==> flow/design.v (excerpt) <==
module riscv_core(
    input           sys_clk         ,
    input           sys_rst_n       ,
    output  reg     led_test        ,
    output          iram_cs         ,
    output  [11:0]  iram_addr       ,
    input   [31:0]  iram_rdata      ,
    output          dram_cs         ,
    output  [3:0]   dram_we         ,
    output  [11:0]  dram_addr       ,
    output  [31:0]  dram_wdata      ,
    input   [31:0]  dram_rdata      
);
reg     [31:0]  PC                          ;
wire    [31:0]  alu_add4_data               ; 
wire    [31:0]  pc_mux_data                 ;
wire    [31:0]  alu_imm_data                ;
wire    [31:0]  instruct_data               ;
wire    [31:0]  PC_line2_out                ;
wire    [31:0]  instruct_data_line2_out     ;
wire    [6:0]   instruct_op                 ;
wire    [2:0]   instruct_func3              ;
wire            ctrl_mux_sel                ;
wire            if_flush                    ;
wire            pc_mux_sel                  ;
wire            pc_stop                     ;
wire    [1:0]   imm_add_data0_sel           ;
wire    [1:0]   rd_data_sel                 ;
wire            rd_addr_sel                 ;
wire            reg_wr_imm                  ;
wire            reg_wr_wb                   ;
wire            mem2reg_sel                 ;
wire    [1:0]   exAlu_op                    ;
wire            mem_wr                      ;
wire            mem_rd                      ;
wire    [2:0]   mem_op                      ;
wire            exAlu_data1_sel             ;
wire            ctrl_mux_reg_wr             ;
wire            ctrl_mux_mem2reg_sel        ;
wire    [1:0]   ctrl_mux_exAlu_op           ;
  ...
Size: ~1,300 flip-flops, ~130 I/O pins, ~74,000 µm² of cells after synthesis.
==> flow/config.mk <==
export PLATFORM = sky130hd
export DESIGN_NAME = riscv_core
export DESIGN_NICKNAME = riscv_core
export VERILOG_FILES = /design/flow/design.v
export SDC_FILE = /design/flow/constraint.sdc
export NUM_CORES = 4
export LEC_CHECK = 0
export CAP_MARGIN = 20
export CELL_PAD_IN_SITES_DETAIL_PLACEMENT = 1
export CELL_PAD_IN_SITES_GLOBAL_PLACEMENT = 1
export CORE_MARGIN = 9
export CORE_UTILIZATION = 50
export CTS_CLUSTER_SIZE = 50
export GPL_ROUTABILITY_DRIVEN = 1
export GPL_TIMING_DRIVEN = 0
export PLACE_DENSITY_LB_ADDON = 0.25
export SETUP_SLACK_MARGIN = 0.45
export SLEW_MARGIN = 30
==> flow/constraint.sdc <==
create_clock -name core_clock -period 12.4 [get_ports {sys_clk}]
set_input_delay 2.4800 -clock core_clock [delete_from_list [all_inputs] [get_ports {sys_clk}]]
set_output_delay 2.4800 -clock core_clock [all_outputs]
set_load 0.01 [all_outputs]
run.sh (not shown) runs the stock make flow with config.mk's settings and CLKGATE_MAP_FILE=.
The baseline died in 5_1_grt.
Edit:
CORE_MARGIN = 2   (was 9)
CORE_UTILIZATION = 30   (was 50)
CTS_CLUSTER_SIZE = default   (was 50)
GPL_TIMING_DRIVEN = default   (was 0)
PLACE_DENSITY = 0.45   (was default)
PLACE_DENSITY_LB_ADDON = default   (was 0.25)
SETUP_SLACK_MARGIN = default   (was 0.45)
SLEW_MARGIN = 20   (was 30)
clock period = 7.76 ns   (was 12.4 ns; I/O delays follow)
This time the run finished with timing, DRC and antenna clean.
Synthesized cell count stays the same.
Die area came out higher by well over a third.
Area after synthesis does not change.

Starting RTL as in the previous note.
clock: 8.04 ns
lec_check: 0
cap_margin: 10
cell_pad_in_sites_detail_placement: 0
cell_pad_in_sites_global_placement: 1
core_margin: 2
core_utilization: 49
gpl_routability_driven: 1
min_routing_layer: met1
setup_slack_margin: 1.94
slew_margin: 20
tns_end_percent: 15
The first run passed the timing, DRC and antenna checks.
Next try:
- ABC_AREA: unset -> 1
- CELL_PAD_IN_SITES_DETAIL_PLACEMENT: 0 -> 1
- CORE_UTILIZATION: 49 -> 65
- GPL_TIMING_DRIVEN: unset -> 0
- TNS_END_PERCENT: 15 -> 10
- clock period: 8.04 -> 9.87 ns (I/O delays scaled with it)
What happened: Now the flow stopped in global placement without I/O (3_1_place_gp_skip_io) on GPL-0301. Die size drops by about a fifth. Synthesized cell count climbs by a quarter to a third. Synthesized area climbs by a few percent.
Next try:
- ABC_AREA: 1 -> unset
- CAP_MARGIN: 10 -> 20
- CORE_UTILIZATION: 65 -> 30
- GPL_TIMING_DRIVEN: 0 -> unset
- MIN_ROUTING_LAYER: met1 -> unset
- PLACE_DENSITY: unset -> 0.45
- SETUP_SLACK_MARGIN: 1.94 -> 1.44
- TNS_END_PERCENT: 10 -> unset
- clock period: 9.87 -> 7.76 ns (I/O delays scaled with it)
With this change the flow finished clean.
Area after synthesis is lower by a few percent.
Synthesized cell count is lower by about a fifth.
Die size is higher by well over a third.
Next try:
- CELL_PAD_IN_SITES_DETAIL_PLACEMENT: 1 -> 0
- CORE_UTILIZATION: 30 -> 46
- PLACE_DENSITY: 0.45 -> unset
- PLACE_DENSITY_LB_ADDON: unset -> 0.12
- SETUP_SLACK_MARGIN: 1.44 -> unset
- clock period: 7.76 -> 4.81 ns (I/O delays scaled with it)
Now the flow finished but failed the layout checks on negative setup slack.
Area after synthesis does not change.
Clock power goes up by 48%.
Wire length goes down by 13%.
Worst setup slack got worse by 1700 ps.
Via count goes up by 9.4%.

Starting RTL as in the previous note.
==> flow/config.mk <==
export PLATFORM = sky130hd
export DESIGN_NAME = riscv_core
export DESIGN_NICKNAME = riscv_core
export VERILOG_FILES = /design/flow/design.v
export SDC_FILE = /design/flow/constraint.sdc
export NUM_CORES = 4
export LEC_CHECK = 0
export ABC_AREA = 0
export CAP_MARGIN = 20
export CORE_ASPECT_RATIO = 0.55
export CORE_MARGIN = 8
export CORE_UTILIZATION = 28
export CTS_CLUSTER_DIAMETER = 316
export GPL_ROUTABILITY_DRIVEN = 0
export HOLD_SLACK_MARGIN = 0.27
export MAX_ROUTING_LAYER = met4
export MIN_ROUTING_LAYER = met2
export PLACE_DENSITY_LB_ADDON = 0.26
export SETUP_SLACK_MARGIN = 1.43
export SLEW_MARGIN = 20
==> flow/constraint.sdc <==
create_clock -name core_clock -period 7.84 [get_ports {sys_clk}]
set_input_delay 1.5680 -clock core_clock [delete_from_list [all_inputs] [get_ports {sys_clk}]]
set_output_delay 1.5680 -clock core_clock [all_outputs]
set_load 0.01 [all_outputs]
The starting point did not get past 5_1_grt with GRT-0116.
Rerun with:
Settings changed: CAP_MARGIN 20 to 40, CELL_PAD_IN_SITES_DETAIL_PLACEMENT set to 2, CELL_PAD_IN_SITES_GLOBAL_PLACEMENT set to 1, CORE_ASPECT_RATIO 0.55 to 0.83, CORE_MARGIN 8 to 2, CORE_UTILIZATION 28 to 65, CTS_CLUSTER_DIAMETER 316 to not set, CTS_CLUSTER_SIZE set to 20, GPL_TIMING_DRIVEN set to 0, HOLD_SLACK_MARGIN 0.27 to not set, MAX_ROUTING_LAYER met4 to not set, PLACE_DENSITY_LB_ADDON 0.26 to not set, SETUP_SLACK_MARGIN 1.43 to not set, TNS_END_PERCENT set to 40.
Clock period 7.84 ns to 6.78 ns, I/O delays scaled along.
Outcome:
- The changed run failed in 3_5_place_dp
- synthesized area is unchanged
- die size decreases by 59%
- synthesized cell count is unchanged
Rerun with:
Settings changed: CELL_PAD_IN_SITES_DETAIL_PLACEMENT 2 to 1, CORE_ASPECT_RATIO 0.83 to not set, CTS_CLUSTER_SIZE 20 to not set, GPL_ROUTABILITY_DRIVEN 0 to 1, HOLD_SLACK_MARGIN set to 0.21, MIN_ROUTING_LAYER met2 to met1, SETUP_SLACK_MARGIN set to 1.94, TNS_END_PERCENT 40 to 10.
Clock period 6.78 ns to 9.87 ns, I/O delays scaled along.
Effect: With this change the flow aborted during 4_1_cts (DPL-0033); area after synthesis is unchanged; synthesized cell count is unchanged; die area barely changes.
Rerun with:
Settings changed: ABC_AREA 0 to not set, CAP_MARGIN 40 to 20, CORE_UTILIZATION 65 to 30, GPL_TIMING_DRIVEN 0 to not set, HOLD_SLACK_MARGIN 0.21 to not set, MIN_ROUTING_LAYER met1 to not set, PLACE_DENSITY set to 0.45, SETUP_SLACK_MARGIN 1.94 to not set, TNS_END_PERCENT 10 to not set.
Clock period 9.87 ns to 11.8 ns, I/O delays scaled along.
Now the flow ran to the end with no violations.
Synthesized area is unchanged.
Synthesized cell count stays the same.
Die size climbs by 120%.
Rerun with:
Settings changed: CORE_UTILIZATION 30 to 59, GPL_TIMING_DRIVEN set to 1, PLACE_DENSITY 0.45 to 0.39, SLEW_MARGIN 20 to 35, TNS_END_PERCENT set to 95.
Clock period 11.8 ns to 5.68 ns, I/O delays scaled along.
=> Now the flow failed in 5_1_grt; die area came out lower by about 50%; synthesized cell count stays the same; synthesized area stays the same.
Rerun with:
Settings changed: CELL_PAD_IN_SITES_DETAIL_PLACEMENT 1 to 0, CORE_UTILIZATION 59 to 52, CTS_CLUSTER_SIZE set to 20, GPL_TIMING_DRIVEN 1 to not set, PLACE_DENSITY 0.39 to 0.45, SETUP_SLACK_MARGIN set to 1.32, SLEW_MARGIN 35 to 20, TNS_END_PERCENT 95 to not set.
Clock period 5.68 ns to 4.95 ns, I/O delays scaled along.
Outcome:
- This time the run finished with negative setup slack left
- synthesized area is unchanged
- die area increases by 13%
- synthesized cell count does not change

Setup of try-ember:
riscv_core again, from the RTL that the note above started with.
// riscv_core
module riscv_core(
    input           sys_clk         ,
    input           sys_rst_n       ,
    output  reg     led_test        ,
    output          iram_cs         ,
    output  [11:0]  iram_addr       ,
    input   [31:0]  iram_rdata      ,
    output          dram_cs         ,
    output  [3:0]   dram_we         ,
    output  [11:0]  dram_addr       ,
    output  [31:0]  dram_wdata      ,
    input   [31:0]  dram_rdata      
);
clock: 3.48 ns
lec_check: 0
cap_margin: 20
cell_pad_in_sites_detail_placement: 0
cell_pad_in_sites_global_placement: 0
core_margin: 2
core_utilization: 72
cts_cluster_diameter: 103
gpl_routability_driven: 1
place_density: 0.45
slew_margin: 20
try-ember never completed; the flow aborted with a tool error in 4_1_cts.
#### Input delta (try-yarrow over try-ember)
- setting CTS_CLUSTER_SIZE to 55 for the first time
- setting SETUP_SLACK_MARGIN to 1.03 for the first time
- setting ABC_AREA to 1 for the first time
## What came out
Flow for try-yarrow halted at 5_1_grt, error code GRT-0116.
Taking try-yarrow as 1.0, try-ember lands at 0.812 on total placed cells including tap cells.
try-yarrow: placement-stage worst setup slack 0.73 ns above try-ember
Min post-synthesis compound-gate area fraction across try-ember and try-yarrow: try-yarrow
try-yarrow against try-ember; yosys stat chip area is up by a few percent.
Summary of try-yarrow over try-ember: fraction of synthesized area in multiplexers decreased by 3.5 points relative to the old numbers; synthesized instance count went up; post-synthesis adder-cell area fraction about even; mean area per synthesized cell down about 18%.
### try-yarrow -> try-cedar
- CTS_CLUSTER_DIAMETER changed from 103 to 349
- SETUP_SLACK_MARGIN removed (was 1.03)
- ABC_AREA removed (was 1)
- CTS_CLUSTER_SIZE removed (was 55)
- the clock period (ns, I/O delays scaled along) changed from 3.48 to 3.58
Findings:
- Row count: higher on try-yarrow
- Relative to try-yarrow, number of different library cells in the post-synthesis netlist has increased by about 36% in try-cedar.
- try-cedar vs try-yarrow, number of standard cells after synthesis went down by 2300.
- On worst slack after detailed placement: between try-cedar and try-yarrow, it ends up higher for try-yarrow.
- try-cedar terminated abnormally: 4_1_cts reported DPL-0038.
- In try-cedar, the die boundary width came out 2.5% below the value in try-yarrow.
- From try-yarrow to try-cedar the numbers moved as follows: area of the die went down, post-synthesis cell count from yosys went down.
diff inputs: try-cedar => try-indigo
- CORE_UTILIZATION now 47, was 72
- CELL_PAD_IN_SITES_GLOBAL_PLACEMENT now 1, was 0
- CTS_CLUSTER_DIAMETER no longer set, was 349
- the clock period (ns, I/O delays scaled along) now 5.85, was 3.58
--- outcome ---
Basic-gate share of the synthesized area counting and, or, nand and nor cells: try-cedar vs try-indigo identical. The total cell area at the placement stage in try-indigo sits about 12% below the value recorded for try-cedar. Compared try-indigo against try-cedar; gate count of the mapped netlist within noise. On last weighted congestion value of the routability-driven placer, the higher figure sits with try-cedar, not try-indigo. Relative to try-cedar, the die height of try-indigo is higher by 76 um. try-indigo: PASS, flow complete, no timing, DRC or antenna violations. Going from try-cedar to try-indigo, die size went up by about 50%, row count went up by 28, die width went up by 23%.
## Diff of input files: try-delta against try-indigo
- CORE_UTILIZATION: 47 -> 30
- CELL_PAD_IN_SITES_DETAIL_PLACEMENT: 0 -> 1
- the clock period (ns, I/O delays scaled along): 5.85 -> 10.0
==> results <==
- Compared with try-indigo, try-delta shows a routability congestion estimate from global placement that is 11% lower.
- try-delta reports a higher final setup slack of the worst path than try-indigo does.
- try-delta finished every step from synthesis to the final layout, and the layout passed the timing, DRC and antenna checks.
- try-indigo finished every step from synthesis to the final layout, and the layout passed the timing, DRC and antenna checks.
- Critical path depth: try-delta > try-indigo
- Total via count after detailed routing down 4201 in try-delta wrt try-indigo
- Run comparison: try-delta destination of the critical timing path u_ex_mem.alu_ex_result_line_out[31]$_DFF_PN0_; try-indigo destination of the critical timing path dram_wdata[28]
- Arrival time reported for the critical path endpoint: try-indigo and try-delta compared, higher one is try-delta
- When try-delta is measured against try-indigo, its die height turns out 100 um higher.

run A:
riscv_core again, from the RTL that the note above started with.
clock: 5.71 ns
lec_check: 0
abc_area: 0
cap_margin: 10
cell_pad_in_sites_detail_placement: 0
cell_pad_in_sites_global_placement: 0
core_margin: 2
core_utilization: 72
cts_cluster_diameter: 174
gpl_routability_driven: 1
hold_slack_margin: 0.3
min_routing_layer: met1
place_density_lb_addon: 0.27
setup_slack_margin: -0.56
slew_margin: 20
tns_end_percent: 100
Status: run A FAILED at global routing (5_1_grt) (tool error)
diff inputs: run A => run B
# run A
export LEC_CHECK = 0
export ABC_AREA = 0
export CAP_MARGIN = 10
export CELL_PAD_IN_SITES_DETAIL_PLACEMENT = 0
export CELL_PAD_IN_SITES_GLOBAL_PLACEMENT = 0
export CORE_MARGIN = 2
export CORE_UTILIZATION = 72
export CTS_CLUSTER_DIAMETER = 174
export GPL_ROUTABILITY_DRIVEN = 1
export HOLD_SLACK_MARGIN = 0.3
export MIN_ROUTING_LAYER = met1
export PLACE_DENSITY_LB_ADDON = 0.27
export SETUP_SLACK_MARGIN = -0.56
export SLEW_MARGIN = 20
export TNS_END_PERCENT = 100
create_clock -name core_clock -period 5.71 [get_ports {sys_clk}]
# run B
export LEC_CHECK = 0
export ABC_AREA = 1
export CAP_MARGIN = 20
export CELL_PAD_IN_SITES_DETAIL_PLACEMENT = 0
export CELL_PAD_IN_SITES_GLOBAL_PLACEMENT = 0
export CORE_ASPECT_RATIO = 0.5
export CORE_MARGIN = 2
export CORE_UTILIZATION = 72
export CTS_CLUSTER_DIAMETER = 395
export CTS_CLUSTER_SIZE = 96
export GPL_ROUTABILITY_DRIVEN = 1
export PLACE_DENSITY = 0.45
export SETUP_SLACK_MARGIN = 0.68
export SLEW_MARGIN = 20
create_clock -name core_clock -period 3.58 [get_ports {sys_clk}]
Notes after the runs:
- Run B did not finish; a tool error ended it in global routing (5_1_grt).
- In the summary table, run A is marked failed, with error GRT-0116 raised in global routing (5_1_grt).
- Note that the distinct cell type count of the synthesized netlist recorded for run A amounts to 1.4 times the value seen in run B.
- [compare] base=run A new=run B: die size higher; area after synthesis moved up; post-CTS setup buffer count climbed 87; horizontal die dimension went up by 45%.
[inputs] run C vs run B
# run B
export LEC_CHECK = 0
export ABC_AREA = 1
export CAP_MARGIN = 20
export CELL_PAD_IN_SITES_DETAIL_PLACEMENT = 0
export CELL_PAD_IN_SITES_GLOBAL_PLACEMENT = 0
export CORE_ASPECT_RATIO = 0.5
export CORE_MARGIN = 2
export CORE_UTILIZATION = 72
export CTS_CLUSTER_DIAMETER = 395
export CTS_CLUSTER_SIZE = 96
export GPL_ROUTABILITY_DRIVEN = 1
export PLACE_DENSITY = 0.45
export SETUP_SLACK_MARGIN = 0.68
export SLEW_MARGIN = 20
create_clock -name core_clock -period 3.58 [get_ports {sys_clk}]
# run C
export LEC_CHECK = 0
export ABC_AREA = 1
export CAP_MARGIN = 20
export CELL_PAD_IN_SITES_DETAIL_PLACEMENT = 0
export CELL_PAD_IN_SITES_GLOBAL_PLACEMENT = 0
export CORE_ASPECT_RATIO = 0.5
export CORE_MARGIN = 2
export CORE_UTILIZATION = 72
export CTS_CLUSTER_DIAMETER = 348
export CTS_CLUSTER_SIZE = 55
export GPL_ROUTABILITY_DRIVEN = 1
export PLACE_DENSITY = 0.37
export SETUP_SLACK_MARGIN = 1.03
export SLEW_MARGIN = 20
create_clock -name core_clock -period 3.48 [get_ports {sys_clk}]
Findings:
Run C failed in clock tree synthesis (4_1_cts) with DPL-0033.
Height of the chip came out exactly the same in run C and run B.
Re area reported by Yosys stat: no difference whatsoever between run C and run B.
Against run B, run C comes in about 3% lower on final weighted congestion in routability-driven placement.
The area of placed instances on run C is in line with that on run B.
From run C to run B, sequential fraction of the synthesis area did not move at all.
Number of distinct library cells after synthesis came out exactly the same in run C and run B.
Diff run B -> run C | post-placement worst setup slack | decrease of 11 ps
Between run C and run B, HPWL after detailed placement is lower for run C, run B comes in above that.
The placed cell count was comparable across run C and run B.
Between run C and run B, the die size does not differ in any meaningful way.
Reported for run C and run B, synthesized cell count turned out identical to the last digit.
Here is what was changed in the inputs of run D compared with run C.
# run C
export LEC_CHECK = 0
export ABC_AREA = 1
export CAP_MARGIN = 20
export CELL_PAD_IN_SITES_DETAIL_PLACEMENT = 0
export CELL_PAD_IN_SITES_GLOBAL_PLACEMENT = 0
export CORE_ASPECT_RATIO = 0.5
export CORE_MARGIN = 2
export CORE_UTILIZATION = 72
export CTS_CLUSTER_DIAMETER = 348
export CTS_CLUSTER_SIZE = 55
export GPL_ROUTABILITY_DRIVEN = 1
export PLACE_DENSITY = 0.37
export SETUP_SLACK_MARGIN = 1.03
export SLEW_MARGIN = 20
create_clock -name core_clock -period 3.48 [get_ports {sys_clk}]
# run D
export LEC_CHECK = 0
export ABC_AREA = 1
export CAP_MARGIN = 10
export CELL_PAD_IN_SITES_DETAIL_PLACEMENT = 0
export CELL_PAD_IN_SITES_GLOBAL_PLACEMENT = 0
export CORE_MARGIN = 2
export CORE_UTILIZATION = 72
export GPL_ROUTABILITY_DRIVEN = 1
export MIN_ROUTING_LAYER = met1
export PLACE_DENSITY_LB_ADDON = 0.2
export SETUP_SLACK_MARGIN = 0.64
export SLEW_MARGIN = 20
export TNS_END_PERCENT = 100
create_clock -name core_clock -period 5.74 [get_ports {sys_clk}]
- Run D terminated abnormally: global routing (5_1_grt) reported GRT-0232.
- Looking at run D and run C, the total die size is a wash.
- On fraction of the core area occupied by cells at floorplan, run D tracks run C almost exactly.
- [compare] base=run C new=run D: final weighted congestion of routability-driven global placement climbed 5.6%; height of the die climbed about 40%; width of the chip now smaller.
- Total core area: run C vs run D — no meaningful difference
- Area of the synthesized netlist per yosys stat of run D is on par with run C.
- Where setup slack at placement is concerned, run C is outperformed by run D.
diff inputs: run D => run E
# run D
export LEC_CHECK = 0
export ABC_AREA = 1
export CAP_MARGIN = 10
export CELL_PAD_IN_SITES_DETAIL_PLACEMENT = 0
export CELL_PAD_IN_SITES_GLOBAL_PLACEMENT = 0
export CORE_MARGIN = 2
export CORE_UTILIZATION = 72
export GPL_ROUTABILITY_DRIVEN = 1
export MIN_ROUTING_LAYER = met1
export PLACE_DENSITY_LB_ADDON = 0.2
export SETUP_SLACK_MARGIN = 0.64
export SLEW_MARGIN = 20
export TNS_END_PERCENT = 100
create_clock -name core_clock -period 5.74 [get_ports {sys_clk}]
# run E
export LEC_CHECK = 0
export CAP_MARGIN = 10
export CELL_PAD_IN_SITES_DETAIL_PLACEMENT = 0
export CELL_PAD_IN_SITES_GLOBAL_PLACEMENT = 0
export CORE_MARGIN = 2
export CORE_UTILIZATION = 72
export GPL_ROUTABILITY_DRIVEN = 1
export MIN_ROUTING_LAYER = met1
export SETUP_SLACK_MARGIN = 1.94
export SLEW_MARGIN = 20
export TNS_END_PERCENT = 15
create_clock -name core_clock -period 9.87 [get_ports {sys_clk}]
==> results <==
Run D has a higher cell resize tally after clock tree synthesis than run E. Delta (run E minus run D): worst-case setup slack after placement went up 2210 ps, placed cell count fell 2643. Taking run E as 1.0, run D lands at 1.3 on number of instances in the synthesized netlist. The run showing the greater share of the yosys chip area belonging to registers is run E. Run E did not finish; the tool stopped in global routing (5_1_grt) with error ODB-0269. Run E against run D; area figure in the yosys stat output is down by a few percent. On die area, the lower figure sits with run E, not run D.
For run F, these inputs were changed with respect to run E:
# run E
export LEC_CHECK = 0
export CAP_MARGIN = 10
export CELL_PAD_IN_SITES_DETAIL_PLACEMENT = 0
export CELL_PAD_IN_SITES_GLOBAL_PLACEMENT = 0
export CORE_MARGIN = 2
export CORE_UTILIZATION = 72
export GPL_ROUTABILITY_DRIVEN = 1
export MIN_ROUTING_LAYER = met1
export SETUP_SLACK_MARGIN = 1.94
export SLEW_MARGIN = 20
export TNS_END_PERCENT = 15
create_clock -name core_clock -period 9.87 [get_ports {sys_clk}]
# run F
export LEC_CHECK = 0
export ABC_AREA = 1
export CAP_MARGIN = 20
export CELL_PAD_IN_SITES_DETAIL_PLACEMENT = 0
export CELL_PAD_IN_SITES_GLOBAL_PLACEMENT = 0
export CORE_MARGIN = 2
export CORE_UTILIZATION = 72
export CTS_CLUSTER_DIAMETER = 349
export CTS_CLUSTER_SIZE = 96
export GPL_ROUTABILITY_DRIVEN = 1
export PLACE_DENSITY = 0.45
export SETUP_SLACK_MARGIN = 0.68
export SLEW_MARGIN = 20
create_clock -name core_clock -period 3.58 [get_ports {sys_clk}]
Results
Run F against run E: core footprint increased 5500 µm²; number of instances in the synthesized netlist increased about 28%; yosys cell count increased 2300; final weighted congestion of routability-driven global placement increased 19%.
Going from run E to run F, total cell area reported by yosys after synthesis grows by 3900 µm².
Of run F and run E, none finishes clean.
Run status, run E: aborted in global routing (5_1_grt), error ODB-0269
Run status, run F: aborted in global routing (5_1_grt), error GRT-0116
Against run E, run F reports a die boundary height that is higher.
Diff run E -> run F: row count grew by 3, area of the chip picked up an extra about 5%, setup slack after placement shrank by 3490 ps, quantity of hold-fixing buffers added after cts saw an increase.
No activity file was given, so power comes from the tool's default toggle rates.
